==> flow/design.v <==
`timescale 1ns / 1ps
module md5_operation(input [1:0] round, input [3:0] phase, input [511:0] message, input [127:0] current_state, output [127:0] next_state);
	assign next_state = {current_state[31:0], round_operation(round, phase, message, current_state), current_state[95:32]};
	function [4:0] S(input [1:0] round, input [3:0] phase);
		case({round,phase[1:0]})
			4'b00_00: S = 5'd7;
			4'b00_01: S = 5'd12;
			4'b00_10: S = 5'd17;
			4'b00_11: S = 5'd22;
			4'b01_00: S = 5'd5;
			4'b01_01: S = 5'd9;
			4'b01_10: S = 5'd14;
			4'b01_11: S = 5'd20;
			4'b10_00: S = 5'd4;
			4'b10_01: S = 5'd11;
			4'b10_10: S = 5'd16;
			4'b10_11: S = 5'd23;
			4'b11_00: S = 5'd6;
			4'b11_01: S = 5'd10;
			4'b11_10: S = 5'd15;
			4'b11_11: S = 5'd21;
		endcase
	endfunction
	function [3:0] K(input [1:0] round, input [3:0] phase);
		case( {round, phase} )
			6'b00_0000: K = 4'd0; 
			6'b00_0001: K = 4'd1; 
			6'b00_0010: K = 4'd2; 
			6'b00_0011: K = 4'd3; 
			6'b00_0100: K = 4'd4; 
			6'b00_0101: K = 4'd5; 
			6'b00_0110: K = 4'd6; 
			6'b00_0111: K = 4'd7; 
			6'b00_1000: K = 4'd8; 
			6'b00_1001: K = 4'd9; 
			6'b00_1010: K = 4'd10; 
			6'b00_1011: K = 4'd11; 
			6'b00_1100: K = 4'd12; 
			6'b00_1101: K = 4'd13; 
			6'b00_1110: K = 4'd14; 
			6'b00_1111: K = 4'd15; 
			6'b01_0000: K = 4'd1; 
			6'b01_0001: K = 4'd6; 
			6'b01_0010: K = 4'd11; 
			6'b01_0011: K = 4'd0; 
			6'b01_0100: K = 4'd5; 
			6'b01_0101: K = 4'd10; 
			6'b01_0110: K = 4'd15; 
			6'b01_0111: K = 4'd4; 
			6'b01_1000: K = 4'd9; 
			6'b01_1001: K = 4'd14; 
			6'b01_1010: K = 4'd3; 
			6'b01_1011: K = 4'd8; 
			6'b01_1100: K = 4'd13; 
			6'b01_1101: K = 4'd2; 
			6'b01_1110: K = 4'd7; 
			6'b01_1111: K = 4'd12; 
			6'b10_0000: K = 4'd5; 
			6'b10_0001: K = 4'd8; 
			6'b10_0010: K = 4'd11; 
			6'b10_0011: K = 4'd14; 
			6'b10_0100: K = 4'd1; 
			6'b10_0101: K = 4'd4; 
			6'b10_0110: K = 4'd7; 
			6'b10_0111: K = 4'd10; 
			6'b10_1000: K = 4'd13; 
			6'b10_1001: K = 4'd0; 
			6'b10_1010: K = 4'd3; 
			6'b10_1011: K = 4'd6; 
			6'b10_1100: K = 4'd9; 
			6'b10_1101: K = 4'd12; 
			6'b10_1110: K = 4'd15; 
			6'b10_1111: K = 4'd2; 
			6'b11_0000: K = 4'd0; 
			6'b11_0001: K = 4'd7; 
			6'b11_0010: K = 4'd14; 
			6'b11_0011: K = 4'd5; 
			6'b11_0100: K = 4'd12; 
			6'b11_0101: K = 4'd3; 
			6'b11_0110: K = 4'd10; 
			6'b11_0111: K = 4'd1; 
			6'b11_1000: K = 4'd8; 
			6'b11_1001: K = 4'd15; 
			6'b11_1010: K = 4'd6; 
			6'b11_1011: K = 4'd13; 
			6'b11_1100: K = 4'd4; 
			6'b11_1101: K = 4'd11; 
			6'b11_1110: K = 4'd2; 
			default:    K = 4'd9; 
		endcase
	endfunction
	function [31:0] T(input [1:0] round, input [3:0] phase);
		case( {round, phase} )
			6'b00_0000: T = 32'hd76aa478;
			6'b00_0001: T = 32'he8c7b756;
			6'b00_0010: T = 32'h242070db;
			6'b00_0011: T = 32'hc1bdceee;
			6'b00_0100: T = 32'hf57c0faf;
			6'b00_0101: T = 32'h4787c62a;
			6'b00_0110: T = 32'ha8304613;
			6'b00_0111: T = 32'hfd469501;
			6'b00_1000: T = 32'h698098d8;
			6'b00_1001: T = 32'h8b44f7af;
			6'b00_1010: T = 32'hffff5bb1;
			6'b00_1011: T = 32'h895cd7be;
			6'b00_1100: T = 32'h6b901122;
			6'b00_1101: T = 32'hfd987193;
			6'b00_1110: T = 32'ha679438e;
			6'b00_1111: T = 32'h49b40821;
			6'b01_0000: T = 32'hf61e2562;
			6'b01_0001: T = 32'hc040b340;
			6'b01_0010: T = 32'h265e5a51;
			6'b01_0011: T = 32'he9b6c7aa;
			6'b01_0100: T = 32'hd62f105d;
			6'b01_0101: T = 32'h02441453;
			6'b01_0110: T = 32'hd8a1e681;
			6'b01_0111: T = 32'he7d3fbc8;
			6'b01_1000: T = 32'h21e1cde6;
			6'b01_1001: T = 32'hc33707d6;
			6'b01_1010: T = 32'hf4d50d87;
			6'b01_1011: T = 32'h455a14ed;
			6'b01_1100: T = 32'ha9e3e905;
			6'b01_1101: T = 32'hfcefa3f8;
			6'b01_1110: T = 32'h676f02d9;
			6'b01_1111: T = 32'h8d2a4c8a;
			6'b10_0000: T = 32'hfffa3942;
			6'b10_0001: T = 32'h8771f681;
			6'b10_0010: T = 32'h6d9d6122;
			6'b10_0011: T = 32'hfde5380c;
			6'b10_0100: T = 32'ha4beea44;
			6'b10_0101: T = 32'h4bdecfa9;
			6'b10_0110: T = 32'hf6bb4b60;
			6'b10_0111: T = 32'hbebfbc70;
			6'b10_1000: T = 32'h289b7ec6;
			6'b10_1001: T = 32'heaa127fa;
			6'b10_1010: T = 32'hd4ef3085;
			6'b10_1011: T = 32'h04881d05;
			6'b10_1100: T = 32'hd9d4d039;
			6'b10_1101: T = 32'he6db99e5;
			6'b10_1110: T = 32'h1fa27cf8;
			6'b10_1111: T = 32'hc4ac5665;
			6'b11_0000: T = 32'hf4292244;
			6'b11_0001: T = 32'h432aff97;
			6'b11_0010: T = 32'hab9423a7;
			6'b11_0011: T = 32'hfc93a039;
			6'b11_0100: T = 32'h655b59c3;
			6'b11_0101: T = 32'h8f0ccc92;
			6'b11_0110: T = 32'hffeff47d;
			6'b11_0111: T = 32'h85845dd1;
			6'b11_1000: T = 32'h6fa87e4f;
			6'b11_1001: T = 32'hfe2ce6e0;
			6'b11_1010: T = 32'ha3014314;
			6'b11_1011: T = 32'h4e0811a1;
			6'b11_1100: T = 32'hf7537e82;
			6'b11_1101: T = 32'hbd3af235;
			6'b11_1110: T = 32'h2ad7d2bb;
			6'b11_1111: T = 32'heb86d391;
			default:    T = 32'hxxxxxxxx;
		endcase
	endfunction
	function [31:0] round_operation(input [1:0] round, input [3:0] phase, input [511:0] message, input [127:0] current_state);
		reg [31:0] a, b, c, d;
		reg [31:0] before_shift;
		begin
			{a, b, c, d} = current_state;
			case(round)
				2'b00:   before_shift = (b&c | ~b&d);    
				2'b01:   before_shift = (b&d | c& ~d);   
				2'b10:   before_shift = (b ^ c ^ d);     
				default: before_shift = (c ^ (b | ~d));  
			endcase
			before_shift = before_shift + a + message[480-32*K(round,phase) +: 32] + T(round, phase);
			round_operation = b + ((before_shift << S(round, phase)) | (before_shift >> (32-S(round, phase))));
		end
	endfunction
endmodule
`timescale 1ns / 1ps
module md5_iter(output wire [127:0] digest_o, output reg valid, output reg [63:0] value, input clk, rst, input [63:0] message, input new_message);
	reg [1:0] round;
	reg [3:0] phase;
	reg [127:0] digest;
	wire [511:0] padded_message;
	reg [127:0] current_state;
	wire [127:0] next_state;
	reg idle;
	always @ (posedge clk) begin
		if( rst ) begin
			round <= 2'd0;
			phase <= 4'd0;
			valid <= 1'b0;
			current_state <= {32'h67452301, 32'hefcdab89, 32'h98badcfe, 32'h10325476};
			digest <= 128'd0;
			value <= 128'd0;
			idle <= 1'b1;
		end
		else begin
			if( idle ) begin
				round <= 2'd0;
				phase <= 4'd0;
				current_state <= {32'h67452301, 32'hefcdab89, 32'h98badcfe, 32'h10325476};
				idle <= ~new_message;
				if( new_message ) begin
					value <= message;
					valid <= 1'b0;
					digest <= 128'd0;
				end
			end
			else begin
				phase <= phase + 4'd1;
				if( phase == 4'd15 ) begin
					round <= round + 2'd1;
					if( round == 2'd3 ) begin
						valid <= 1'b1;
						digest <= {next_state[127:96]+32'h67452301, next_state[95:64]+32'hefcdab89,  next_state[63:32]+32'h98badcfe, next_state[31:0]+32'h10325476};
						idle <= 1'b1;
					end
				end
				current_state <= next_state;
			end
		end
	end
	md5_operation md50(.round(round), .phase(phase), .message(padded_message), .current_state(current_state), .next_state(next_state));
    assign digest_o[127:96] = {digest[103:96], digest[111:104], digest[119:112], digest[127:120]};
	assign digest_o[95:64] =  {digest[71:64], digest[79:72], digest[87:80], digest[95:88]};
	assign digest_o[63:32] =  {digest[39:32], digest[47:40], digest[55:48], digest[63:56]};
	assign digest_o[31:0] =  {digest[7:0], digest[15:8], digest[23:16], digest[31:24]};
	assign padded_message = {
		message[39:32], message[47:40], message[55:48], message[63:56],
		message[7:0], message[15:8], message[23:16], message[31:24],
		24'd0, 8'b10000000, 352'd0, 24'd0, 8'd64, 32'd0};
endmodule
Settings: LEC_CHECK=0, CAP_MARGIN=15, CELL_PAD_IN_SITES_DETAIL_PLACEMENT=0, CELL_PAD_IN_SITES_GLOBAL_PLACEMENT=3, CORE_ASPECT_RATIO=1.46, CORE_MARGIN=2, CORE_UTILIZATION=40, CTS_CLUSTER_DIAMETER=289, CTS_CLUSTER_SIZE=86, GPL_ROUTABILITY_DRIVEN=0, GPL_TIMING_DRIVEN=0, MAX_ROUTING_LAYER=met4, MIN_ROUTING_LAYER=met2, PLACE_DENSITY_LB_ADDON=0.22, SLEW_MARGIN=40; clock period 10.0 ns.
run.sh (not shown) runs the stock make flow with config.mk's settings and CLKGATE_MAP_FILE=.
The starting point stopped in 3_3_place_gp.
==> next run, changes <==
CAP_MARGIN = 20   (was 15)
CELL_PAD_IN_SITES_DETAIL_PLACEMENT = unset   (was 0)
CELL_PAD_IN_SITES_GLOBAL_PLACEMENT = unset   (was 3)
CORE_ASPECT_RATIO = unset   (was 1.46)
CORE_UTILIZATION = 52   (was 40)
CTS_CLUSTER_DIAMETER = unset   (was 289)
CTS_CLUSTER_SIZE = 98   (was 86)
GPL_ROUTABILITY_DRIVEN = unset   (was 0)
GPL_TIMING_DRIVEN = unset   (was 0)
MAX_ROUTING_LAYER = unset   (was met4)
MIN_ROUTING_LAYER = unset   (was met2)
PLACE_DENSITY_LB_ADDON = unset   (was 0.22)
SLEW_MARGIN = 20   (was 40)
clock period = 8.02 ns   (was 10.0 ns; I/O delays follow)
The new run completed and failed the layout checks on setup timing.
Die area came out lower by 23%.
Synthesized area stays the same.
Synthesized cell count is unchanged.
==> next run, changes <==
CORE_ASPECT_RATIO = 0.5   (was unset)
CORE_UTILIZATION = 72   (was 52)
CTS_CLUSTER_DIAMETER = 369   (was unset)
TNS_END_PERCENT = 5   (was unset)
clock period = 5.88 ns   (was 8.02 ns; I/O delays follow)
After rerunning: With this change the flow died in 3_5_place_dp (DPL-0033). Synthesized cell count does not change. Synthesized area is unchanged. Die area is lower by a quarter to a third.
==> next run, changes <==
CORE_ASPECT_RATIO = unset   (was 0.5)
CORE_UTILIZATION = 40   (was 72)
CTS_CLUSTER_DIAMETER = unset   (was 369)
CTS_CLUSTER_SIZE = unset   (was 98)
TNS_END_PERCENT = unset   (was 5)
clock period = 9.85 ns   (was 5.88 ns; I/O delays follow)
Effect: This time the run finished with timing, DRC and antenna clean; area after synthesis does not change; die size increases by 78%; synthesized cell count stays the same.
==> next run, changes <==
ABC_AREA = 1   (was unset)
CORE_ASPECT_RATIO = 0.5   (was unset)
CORE_UTILIZATION = 72   (was 40)
CTS_CLUSTER_DIAMETER = 398   (was unset)
CTS_CLUSTER_SIZE = 98   (was unset)
clock period = 5.8 ns   (was 9.85 ns; I/O delays follow)
This time the run died in 3_5_place_dp (DPL-0033); synthesized cell count went up by 16%; die size falls by 45%; area after synthesis decreases by 2.9%.
==> next run, changes <==
ABC_AREA = unset   (was 1)
CORE_ASPECT_RATIO = unset   (was 0.5)
CORE_UTILIZATION = 40   (was 72)
CTS_CLUSTER_DIAMETER = unset   (was 398)
CTS_CLUSTER_SIZE = unset   (was 98)
SETUP_SLACK_MARGIN = -0.05   (was unset)
clock period = 9.85 ns   (was 5.8 ns; I/O delays follow)
Outcome: The new run passed the timing, design-rule and antenna checks. Synthesized cell count shrinks by 14%. Area after synthesis increases by 3.0%. Die area climbs by 83%.


// md5_iter: RTL as listed in full above, without the edits since
==> flow/config.mk <==
export PLATFORM = sky130hd
export DESIGN_NAME = md5_iter
export DESIGN_NICKNAME = md5_iter
export VERILOG_FILES = /design/flow/design.v
export SDC_FILE = /design/flow/constraint.sdc
export NUM_CORES = 4
export LEC_CHECK = 0
export ABC_AREA = 1
export CAP_MARGIN = 20
export CELL_PAD_IN_SITES_GLOBAL_PLACEMENT = 0
export CORE_MARGIN = 2
export CORE_UTILIZATION = 71
export CTS_CLUSTER_SIZE = 27
export GPL_ROUTABILITY_DRIVEN = 1
export GPL_TIMING_DRIVEN = 1
export MAX_ROUTING_LAYER = met5
export PLACE_DENSITY_LB_ADDON = 0.08
export SETUP_SLACK_MARGIN = 1.91
export SLEW_MARGIN = 20
==> flow/constraint.sdc <==
create_clock -name core_clock -period 6.64 [get_ports {clk}]
set_input_delay 1.3280 -clock core_clock [delete_from_list [all_inputs] [get_ports {clk}]]
set_output_delay 1.3280 -clock core_clock [all_outputs]
set_load 0.01 [all_outputs]
The starting point ended with an error in clock tree synthesis (4_1_cts), error DPL-0038.
Edit:
--- a/flow/config.mk
+++ b/flow/config.mk
@@ -10,10 +10,9 @@
 export CELL_PAD_IN_SITES_GLOBAL_PLACEMENT = 0
 export CORE_MARGIN = 2
-export CORE_UTILIZATION = 71
-export CTS_CLUSTER_SIZE = 27
+export CORE_UTILIZATION = 46
 export GPL_ROUTABILITY_DRIVEN = 1
-export GPL_TIMING_DRIVEN = 1
+export GPL_TIMING_DRIVEN = 0
 export MAX_ROUTING_LAYER = met5
-export PLACE_DENSITY_LB_ADDON = 0.08
-export SETUP_SLACK_MARGIN = 1.91
+export PLACE_DENSITY = 0.72
+export SETUP_SLACK_MARGIN = -0.63
 export SLEW_MARGIN = 20
==> flow/constraint.sdc (replaced) <==
create_clock -name core_clock -period 7.45 [get_ports {clk}]
set_input_delay 1.4900 -clock core_clock [delete_from_list [all_inputs] [get_ports {clk}]]
set_output_delay 1.4900 -clock core_clock [all_outputs]
set_load 0.01 [all_outputs]
Result: The changed run ran to the end with violations: setup timing. Die area came out higher by well over a third. Synthesized cell count is unchanged. Synthesized area is unchanged.


Setup of run 1:
// md5_iter: RTL as listed in full above, without the edits since
==> flow/config.mk <==
export PLATFORM = sky130hd
export DESIGN_NAME = md5_iter
export DESIGN_NICKNAME = md5_iter
export VERILOG_FILES = /design/flow/design.v
export SDC_FILE = /design/flow/constraint.sdc
export NUM_CORES = 4
export LEC_CHECK = 0
export CAP_MARGIN = 20
export CORE_MARGIN = 2
export CORE_UTILIZATION = 40
export SLEW_MARGIN = 20
==> flow/constraint.sdc <==
create_clock -name core_clock -period 10.0 [get_ports {clk}]
set_input_delay 2.0000 -clock core_clock [delete_from_list [all_inputs] [get_ports {clk}]]
set_output_delay 2.0000 -clock core_clock [all_outputs]
set_load 0.01 [all_outputs]
Run 1 finished every stage and its layout cleared the timing, design-rule and antenna checks.
Input-level comparison between run 2 and run 1:
- setting CTS_CLUSTER_SIZE to 61 for the first time
- changing CORE_UTILIZATION from 40 to 55
- changing the clock period (ns, I/O delays scaled along) from 10.0 to 8.45
==> results <==
- Run 2: complete, dirty (negative setup slack)
- [compare] base=run 1 new=run 2: buffers plus inverters on the worst setup path now larger; number of placed instances, taps included increased 1.4%; clock latency at the later pin of the worst-skew pair increased by 0.03 ns relative to the old numbers; least setup slack across all paths after layout went down 1.25 ns.
- Final cell count, run 2 and run 1: larger value in run 2
- The area of the core region reported for run 2 is smaller than that of run 1 by about 27%.
> inputs changed (run 2 -> run 3)
- CTS_CLUSTER_DIAMETER now 369, previously not set
- CORE_UTILIZATION now 72, was 55
- CTS_CLUSTER_SIZE now 98, was 61
- the clock period (ns, I/O delays scaled along) now 8.02, was 8.45
Results
Relative to run 2, die area has decreased by about 23% in run 3.
Portion of the post-synthesis area used by sequential elements: run 2 vs run 3 identical
Number of core rows went down by more than 10% going from run 2 to run 3.
Run 3: aborted in clock tree synthesis (4_1_cts) (tool error)
In run 3, the number of placed instances with taps included came out 3.4% below the value in run 2.
Cell area after placement sits lower in run 3 than in run 2.
The following lists how run 4 was set up differently from run 3:
- MAX_ROUTING_LAYER: unset -> met4
- CTS_CLUSTER_DIAMETER: 369 -> unset
- CORE_UTILIZATION: 72 -> 40
- PLACE_DENSITY: unset -> 0.51
- CTS_CLUSTER_SIZE: 98 -> unset
- the clock period (ns, I/O delays scaled along): 8.02 -> 10.0
- Run 4 | status: complete | timing, DRC, antenna: pass
- Re number of enable flip-flop cells: no difference whatsoever between run 4 and run 3.
- Yosys stat chip area: run 3 vs run 4 identical
- Global placement routability congestion in run 4 is 0.26 lower than in run 3
- Diff run 3 -> run 4: post-synthesis simple-gate area fraction barely changed, cell count after placement went up by 196, height of the chip went up, width of the die went up 33%.
- Relative to run 3, the worst-case setup slack after placement of run 4 is higher by 1.40 ns.
